Setup of fjord:
## fadd_sub
module fadd_sub(
  input logic        clk_i,
  input logic [31:0] operand_a,
  input logic [31:0] operand_b,
  output logic[31:0] result_o
);
For scale: ~1900 cells after synthesis, ~66 flip-flops, roughly 97 I/O pins, about 0.011 mm2 of cells after synthesis.
clock: 6.66 ns
lec_check: 0
abc_area: 1
cap_margin: 20
core_margin: 2
core_utilization: 66
cts_cluster_diameter: 375
cts_cluster_size: 99
place_density: 0.36
slew_margin: 20
tns_end_percent: 5
run.sh (not shown) runs the stock make flow with config.mk's settings and CLKGATE_MAP_FILE=.
The log for fjord ends in global routing with error GRT-0232, so the run never completed.
Edits applied to the flow inputs when going from fjord to maple:
-- flow/config.mk --
<<< fjord, line 8
export ABC_AREA = 1
>>> maple, line 8
<<< fjord, line 11
export CORE_UTILIZATION = 66
export CTS_CLUSTER_DIAMETER = 375
export CTS_CLUSTER_SIZE = 99
export PLACE_DENSITY = 0.36
>>> maple, line 10
export CORE_UTILIZATION = 70
export CTS_CLUSTER_SIZE = 41
==> flow/constraint.sdc <==
create_clock -name core_clock -period 10.1 [get_ports {clk_i}]
set_input_delay 2.0200 -clock core_clock [delete_from_list [all_inputs] [get_ports {clk_i}]]
set_output_delay 2.0200 -clock core_clock [all_outputs]
set_load 0.01 [all_outputs]
==> results <==
As for a clean layout from fjord and maple, there is none.
Run status, fjord: aborted in global routing, error GRT-0232
maple against fjord: area fraction in full adders, half adders and majority gates picked up an extra 1.0 points, post-placement cell count lost 749, post-synthesis share of cell area spent on xor and xnor gates lost 2.0 points.
NOTE placed standard-cell area fjord->maple decreased by more than 10%
Synthesized cell count of maple falls short of that of fjord by more than a quarter.


build 77:
The RTL this note starts from:
==> flow/design.v <==
/*verilator lint_off UNUSEDSIGNAL*/
/*verilator lint_off MULTITOP*/
/*verilator lint_off WIDTH*//*verilator lint_off LATCH*/
module fadd_sub(
  input logic        clk_i,
  input logic [31:0] operand_a,
  input logic [31:0] operand_b,
  output logic[31:0] result_o
);
  logic [7:0]  a_exponent, b_exponent;             
  logic [7:0]  result_exponent;
  logic [23:0] a_mantissa, b_mantissa;             
  logic [24:0] result_mantissa;
  logic        a_sign, b_sign, result_sign;        
  logic [23:0] tmp_mantissa;
  logic [7:0]  in_e, out_e;
  logic [24:0] in_m, out_m;
  logic [7:0]  diff;
always_ff@(posedge(clk_i))
begin
  a_sign <= operand_a[31];
  b_sign <= operand_b[31];
  if(operand_a[30:23]==0)
    begin
      a_exponent <= (operand_a[22:0] != 0)? 8'b00000001 : 8'b00000000;
      a_mantissa <= {1'b0,operand_a[22:0]};
    end
  else
    begin
      a_exponent <= operand_a[30:23];
      a_mantissa <= {1'b1,operand_a[22:0]};
    end
  if(operand_b[30:23]==0)
    begin
      b_exponent <= (operand_b[22:0] != 0)? 8'b00000001 : 8'b00000000;
      b_mantissa <= {1'b0,operand_b[22:0]};
    end
  else
    begin
      b_exponent <= operand_b[30:23];
      b_mantissa <= {1'b1,operand_b[22:0]};
    end
end
always_comb
begin
  diff         = 8'd0;
  tmp_mantissa = 24'd0;
  if(a_exponent == b_exponent)
    begin
      result_exponent = a_exponent;
      if(a_sign == b_sign)                                                     
        begin
          result_sign           = a_sign;
          result_mantissa       = a_mantissa + b_mantissa;
        end
      else                                                                    
        begin
          if(a_mantissa > b_mantissa)
            begin
              result_sign     = a_sign;
              result_mantissa = a_mantissa - b_mantissa;
            end
          else
            begin
              result_sign     = b_sign;
              result_mantissa = b_mantissa - a_mantissa;
            end
        end
    end
  else                                                                               
    begin
      if(a_exponent > b_exponent)
        begin
          result_sign     = a_sign;
          result_exponent = a_exponent;
          diff            = a_exponent - b_exponent;
          tmp_mantissa    = b_mantissa >> diff;
          if(a_sign == b_sign)
            result_mantissa = a_mantissa + tmp_mantissa;
          else
            result_mantissa = a_mantissa - tmp_mantissa;
        end
      else
        begin
          result_sign      = b_sign;
          result_exponent  = b_exponent;
          diff             = b_exponent - a_exponent;
          tmp_mantissa     = a_mantissa >> diff;
          if(a_sign == b_sign)
            result_mantissa  = b_mantissa + tmp_mantissa;
          else
            result_mantissa  = b_mantissa - tmp_mantissa;
        end
    end
  if(result_mantissa[24]==1)
    begin
      result_exponent = result_exponent + 8'd1;
      result_mantissa = result_mantissa >> 1;
    end
  result_o = {result_sign, result_exponent, result_mantissa[22:0]};
end
endmodule
clock: 12.0 ns
lec_check: 0
cap_margin: 20
core_margin: 7
core_utilization: 40
cts_cluster_diameter: 24
cts_cluster_size: 15
slew_margin: 20
tns_end_percent: 65
Input-level comparison between build 80 and build 77:
--- a/flow/config.mk
+++ b/flow/config.mk
@@ -7,8 +7,5 @@
 export LEC_CHECK = 0
 export CAP_MARGIN = 20
-export CORE_MARGIN = 7
+export CORE_MARGIN = 2
 export CORE_UTILIZATION = 40
-export CTS_CLUSTER_DIAMETER = 24
-export CTS_CLUSTER_SIZE = 15
 export SLEW_MARGIN = 20
-export TNS_END_PERCENT = 65
==> flow/constraint.sdc <==
create_clock -name core_clock -period 11.7 [get_ports {clk_i}]
set_input_delay 2.3400 -clock core_clock [delete_from_list [all_inputs] [get_ports {clk_i}]]
set_output_delay 2.3400 -clock core_clock [all_outputs]
set_load 0.01 [all_outputs]
### Flow results
- Max internal power component across build 80 and build 77: build 80
- The layout net count of build 77 and that of build 80 are within noise of each other.
- In build 80, part of the power in the clock network is lower than in build 77.
What build 79 does differently from build 80 at the input level:
==> flow/constraint.sdc <==
create_clock -name core_clock -period 12.0 [get_ports {clk_i}]
set_input_delay 2.4000 -clock core_clock [delete_from_list [all_inputs] [get_ports {clk_i}]]
set_output_delay 2.4000 -clock core_clock [all_outputs]
set_load 0.01 [all_outputs]
## What came out
Build 79 against build 80; power is down by a few percent. Looking at switching power across both flows, build 79 is the stronger of the two, with build 80 trailing. The cell count was comparable across build 79 and build 80. Build 79 reached the end of the flow, and the finished layout is clean on the timing, design-rule and antenna checks.


Q:
// fadd_sub: RTL as listed in full above, without the edits since
Settings: LEC_CHECK=0, CAP_MARGIN=20, CORE_MARGIN=2, CORE_UTILIZATION=11, SLEW_MARGIN=20; clock period 12.8 ns.
The inputs of P differ from those of Q as listed below.
- changing CORE_UTILIZATION from 11 to 43
- setting CELL_PAD_IN_SITES_GLOBAL_PLACEMENT to 0 for the first time
- setting MAX_ROUTING_LAYER to met4 for the first time
- changing the clock period (ns, I/O delays scaled along) from 12.8 to 12.0
==> results <==
Diff Q -> P | sum of internal, switching and leakage power | up by a few percent. Q has lower leakage power of the design than P. Setup slack: lower on P. Compared with Q, P shows a design area that is 0.0010 mm^2 lower. A library cell contributing the largest single delay on the critical path of sky130_fd_sc_hd__xor2_1 is what Q shows, while sky130_fd_sc_hd__clkdlybuf4s50_1 belongs to P. Count of flip-flops with a built-in enable after synthesis of Q is on par with P. Relative to Q, count of clock-buffer cells in the layout has gone down in P. Diff Q -> P: die outline width fell about 50%; routed wire length fell about 11%; sequential cell count about even; met2 routing resource usage after global routing rose 38 points; number of violations reported at the end of detailed-routing iteration 0 fell 499.


// fadd_sub: RTL as listed in full above, without the edits since
clock: 14.7 ns
lec_check: 0
cap_margin: 15
core_margin: 6
core_utilization: 43
cts_cluster_diameter: 179
cts_cluster_size: 99
max_routing_layer: met5
place_density: 0.61
setup_slack_margin: -1.04
slew_margin: 35
tns_end_percent: 10
The baseline went through all stages and came out clean.
Next try:
ABC_AREA = 1   (was not set)
CORE_MARGIN = 2   (was 6)
CORE_UTILIZATION = 66   (was 43)
CTS_CLUSTER_DIAMETER = 29   (was 179)
CTS_CLUSTER_SIZE = 72   (was 99)
PLACE_DENSITY = not set   (was 0.61)
SETUP_SLACK_MARGIN = not set   (was -1.04)
TNS_END_PERCENT = 95   (was 10)
clock period = 9.71 ns   (was 14.7 ns; I/O delays follow)
=> Sequential power went up by 47%. Power went up by 76%. Global-route usage went up by 17 points. Routed wire length went up by 7.7%. Worst hold slack degrades by 1000 ps. Design area went up by 7.8%. Utilization went up by 27 points.
Next try:
ABC_AREA = not set   (was 1)
CAP_MARGIN = 20   (was 15)
CORE_UTILIZATION = 23   (was 66)
CTS_CLUSTER_DIAMETER = not set   (was 29)
CTS_CLUSTER_SIZE = not set   (was 72)
MAX_ROUTING_LAYER = not set   (was met5)
SLEW_MARGIN = 20   (was 35)
TNS_END_PERCENT = not set   (was 95)
clock period = 18.6 ns   (was 9.71 ns; I/O delays follow)
Result: The new run finished clean; via count is lower by 22%; count of clock-buffer cells in the layout is higher by 1; critical path depth drops by 14; worst setup slack gets better by 4600 ps.
Next try:
CORE_UTILIZATION = 70   (was 23)
CTS_CLUSTER_DIAMETER = 205   (was not set)
CTS_CLUSTER_SIZE = 36   (was not set)
clock period = 9.44 ns   (was 18.6 ns; I/O delays follow)
What happened: The new run did not get past global routing (5_1_grt) on GRT-0116. Synthesized cell count does not change. Die area goes down by 66%. Synthesized area stays the same.


Starts from the design.v that is shown in full above.
Settings: LEC_CHECK=0, CAP_MARGIN=20, CORE_MARGIN=7, CORE_UTILIZATION=40, CTS_CLUSTER_DIAMETER=187, CTS_CLUSTER_SIZE=100, SLEW_MARGIN=20, TNS_END_PERCENT=15; clock period 12.0 ns.
The starting point finished with timing, DRC and antenna clean.
==> next run, changes <==
--- a/flow/config.mk
+++ b/flow/config.mk
@@ -10 +10 @@
-export CORE_UTILIZATION = 40
+export CORE_UTILIZATION = 65
@@ -12,0 +13 @@
+export SETUP_SLACK_MARGIN = -0.99
The new run completed and failed the layout checks on setup timing.
Worst setup slack gets worse by 0.60 ns.
Area after synthesis is unchanged.
Design area went down by 2.8%.
Global-route usage rises by 12 points.
Utilization rises by 27 points.
Via count went up by 2.8%.
Critical path depth decreases by 1.
Flip-flop count does not change.
Sequential power hardly moves.
==> next run, changes <==
--- a/flow/config.mk
+++ b/flow/config.mk
@@ -7,0 +8 @@
+export ABC_AREA = 1
@@ -10 +11 @@
-export CORE_UTILIZATION = 65
+export CORE_UTILIZATION = 23
@@ -13 +14 @@
-export SETUP_SLACK_MARGIN = -0.99
+export PLACE_DENSITY = 0.9
With this change the flow finished with timing, DRC and antenna clean.
Design area climbs by 9.8%.
Final cell count grows by 55%.
Utilization shrinks by 47 points.
Routed wire length rose by 11%.
Setup slack improved by 0.96 ns.
Global-route usage falls by 23 points.
Clock power went down by about 3%.
==> next run, changes <==
--- a/flow/config.mk
+++ b/flow/config.mk
@@ -10,5 +10,3 @@
-export CORE_MARGIN = 7
-export CORE_UTILIZATION = 23
-export CTS_CLUSTER_DIAMETER = 187
-export CTS_CLUSTER_SIZE = 100
-export PLACE_DENSITY = 0.9
+export CORE_MARGIN = 3
+export CORE_UTILIZATION = 40
+export MIN_ROUTING_LAYER = met2
@@ -16 +13,0 @@
-export TNS_END_PERCENT = 15
The changed run completed without violations.
Final cell count fell by 9.3%.
Wire length rose by 15%.
Total power rose by 3.5%.
Design area fell by 2.2%.
Global-route usage rose by 32 points.
Setup slack loses 0.11 ns.
==> next run, changes <==
--- a/flow/config.mk
+++ b/flow/config.mk
@@ -8 +7,0 @@
-export ABC_AREA = 1
@@ -10,3 +9,2 @@
-export CORE_MARGIN = 3
-export CORE_UTILIZATION = 40
-export MIN_ROUTING_LAYER = met2
+export CORE_MARGIN = 2
+export CORE_UTILIZATION = 65
==> flow/constraint.sdc (replaced) <==
create_clock -name core_clock -period 9.44 [get_ports {clk_i}]
set_input_delay 1.8880 -clock core_clock [delete_from_list [all_inputs] [get_ports {clk_i}]]
set_output_delay 1.8880 -clock core_clock [all_outputs]
set_load 0.01 [all_outputs]
=> The changed run ended with an error in 5_1_grt with GRT-0116; area after synthesis fell by 7.0%; die size fell by 43%; synthesized cell count fell by 28%.


Starts from the design.v that is shown in full above.
clock: 4.32 ns
lec_check: 0
abc_area: 1
cap_margin: 20
core_margin: 2
core_utilization: 72
cts_cluster_diameter: 358
cts_cluster_size: 95
place_density: 0.41
slew_margin: 20
The starting point never finished: it broke off in detailed placement (3_5_place_dp).
Next try:
Settings changed: CORE_UTILIZATION 72 to 57, CTS_CLUSTER_DIAMETER 358 to 222, CTS_CLUSTER_SIZE 95 to 96, PLACE_DENSITY 0.41 to default.
Clock period 4.32 ns to 8.32 ns, I/O delays scaled along.
Effect:
- The new run finished but failed the layout checks on negative setup slack
- synthesized cell count is unchanged
- die size is higher by about 25%
- area after synthesis does not change
Next try:
Settings changed: ABC_AREA 1 to default, CELL_PAD_IN_SITES_GLOBAL_PLACEMENT from default to 1, CORE_UTILIZATION 57 to 43, CTS_CLUSTER_DIAMETER 222 to default, CTS_CLUSTER_SIZE 96 to default.
Clock period 8.32 ns to 12.0 ns, I/O delays scaled along.
- The new run passed the timing, design-rule and antenna checks
- wire length went down by 10%
- final area fell by 18%
- global-route usage came out lower by 10 points
Next try:
Settings changed: ABC_AREA from default to 1, CELL_PAD_IN_SITES_GLOBAL_PLACEMENT 1 to default, CORE_MARGIN 2 to 7, CORE_UTILIZATION 43 to 36, CTS_CLUSTER_DIAMETER from default to 187, CTS_CLUSTER_SIZE from default to 100, TNS_END_PERCENT from default to 100.
What happened:
- synthesized cell count increases by 38%
- wire length increases by 7.5%
- sequential share of layout area decreases by 0.51 points
- area after synthesis increases by 7.5%
- hold slack loses 0.0057 ns
- global-route usage decreases by 7.5 points
- die area increases by 42%
- sequential cell count stays the same
Next try:
Settings changed: ABC_AREA 1 to default, CELL_PAD_IN_SITES_DETAIL_PLACEMENT from default to 2, CELL_PAD_IN_SITES_GLOBAL_PLACEMENT from default to 3, CORE_ASPECT_RATIO from default to 0.54, CORE_MARGIN 7 to 6, CORE_UTILIZATION 36 to 43, CTS_CLUSTER_DIAMETER 187 to default, CTS_CLUSTER_SIZE 100 to 54, HOLD_SLACK_MARGIN from default to 0.04, MAX_ROUTING_LAYER from default to met4, TNS_END_PERCENT 100 to default.
The changed run ended with an error in global placement (3_3_place_gp) with GPL-0301.
Synthesized area drops by about 7%.
Die area drops by about 22%.
Synthesized cell count drops by about 28%.


## pepper
RTL: the design.v shown in full above, as it stands there.
clock: 9.84 ns
lec_check: 0
cap_margin: 15
core_margin: 2
core_utilization: 66
cts_cluster_diameter: 45
cts_cluster_size: 62
max_routing_layer: met5
setup_slack_margin: -0.12
slew_margin: 35
tns_end_percent: 95
The flow for pepper finished, though final verification flagged setup timing.
### pepper -> lagoon
==> flow/config.mk <==
export PLATFORM = sky130hd
export DESIGN_NAME = fadd_sub
export DESIGN_NICKNAME = fadd_sub
export VERILOG_FILES = /design/flow/design.v
export SDC_FILE = /design/flow/constraint.sdc
export NUM_CORES = 4
export LEC_CHECK = 0
export CAP_MARGIN = 20
export CORE_MARGIN = 2
export CORE_UTILIZATION = 58
export SLEW_MARGIN = 20
==> flow/constraint.sdc <==
create_clock -name core_clock -period 6.48 [get_ports {clk_i}]
set_input_delay 1.2960 -clock core_clock [delete_from_list [all_inputs] [get_ports {clk_i}]]
set_output_delay 1.2960 -clock core_clock [all_outputs]
set_load 0.01 [all_outputs]
[summary]
lagoon failed in global routing with GRT-0232. Placed wire-length estimate in lagoon is about 15% higher than in pepper. Summary of lagoon over pepper: horizontal die dimension shows an increase of about 6.5%; row count went up; die size went up. Between lagoon and pepper, the unique cell type count in the Yosys netlist figures differ only marginally. As far as count of instantiated cells in the yosys netlist goes, lagoon and pepper are indistinguishable; the numbers are identical.
Modified inputs, tundra compared to lagoon
diff --git a/flow/config.mk b/flow/config.mk
--- a/flow/config.mk
+++ b/flow/config.mk
@@ -8,4 +8,5 @@
 export CAP_MARGIN = 20
 export CORE_MARGIN = 2
-export CORE_UTILIZATION = 58
+export CORE_UTILIZATION = 50
+export SETUP_SLACK_MARGIN = 1.89
 export SLEW_MARGIN = 20
Notes after the runs:
- The remaining runs in lagoon and tundra completed every stage, whereas lagoon halted early.
- tundra -> stages 100% | layout checks FAIL | setup timing
- Compared with lagoon, tundra shows floorplan die height that has gone up by a little under 10%.
- Per the comparison of tundra with lagoon, initial core utilization lost 8.7 points; placement row count picked up an extra 8.3%; half-perimeter wire length of the detailed placement result picked up an extra 660 um; chip area in the Yosys report neither gained nor lost much.
#### Input delta (sierra over tundra)
diff --git a/flow/config.mk b/flow/config.mk
--- a/flow/config.mk
+++ b/flow/config.mk
@@ -8,5 +8,5 @@
 export CAP_MARGIN = 20
 export CORE_MARGIN = 2
-export CORE_UTILIZATION = 50
-export SETUP_SLACK_MARGIN = 1.89
+export CORE_UTILIZATION = 65
+export SETUP_SLACK_MARGIN = -0.13
 export SLEW_MARGIN = 20
==> flow/constraint.sdc <==
create_clock -name core_clock -period 10.1 [get_ports {clk_i}]
set_input_delay 2.0200 -clock core_clock [delete_from_list [all_inputs] [get_ports {clk_i}]]
set_output_delay 2.0200 -clock core_clock [all_outputs]
set_load 0.01 [all_outputs]
Findings:
- sierra: transition at the pin with the smallest max-transition slack 0.23 ns below tundra
- The final report for sierra shows a completed flow and a layout that fails verification, specifically setup timing.
- Between tundra and sierra, final area decreased.
- Global-route wire length before repair was higher in the run labelled tundra.
- The largest net degree at the start of global routing in sierra sits 12 above the value recorded for tundra.
- tundra → sierra: total global routing track utilization went up by 4.8 points; number of cells in the design after placement went down by about 16%.
- Critical path depth sits lower in sierra than in tundra.
- Summary of sierra over tundra: sequential share of layout area has increased; global routing met1 resource utilization has increased; routed wire length has decreased; combinational power has decreased.
Power is estimated from default activity; no workload was simulated.
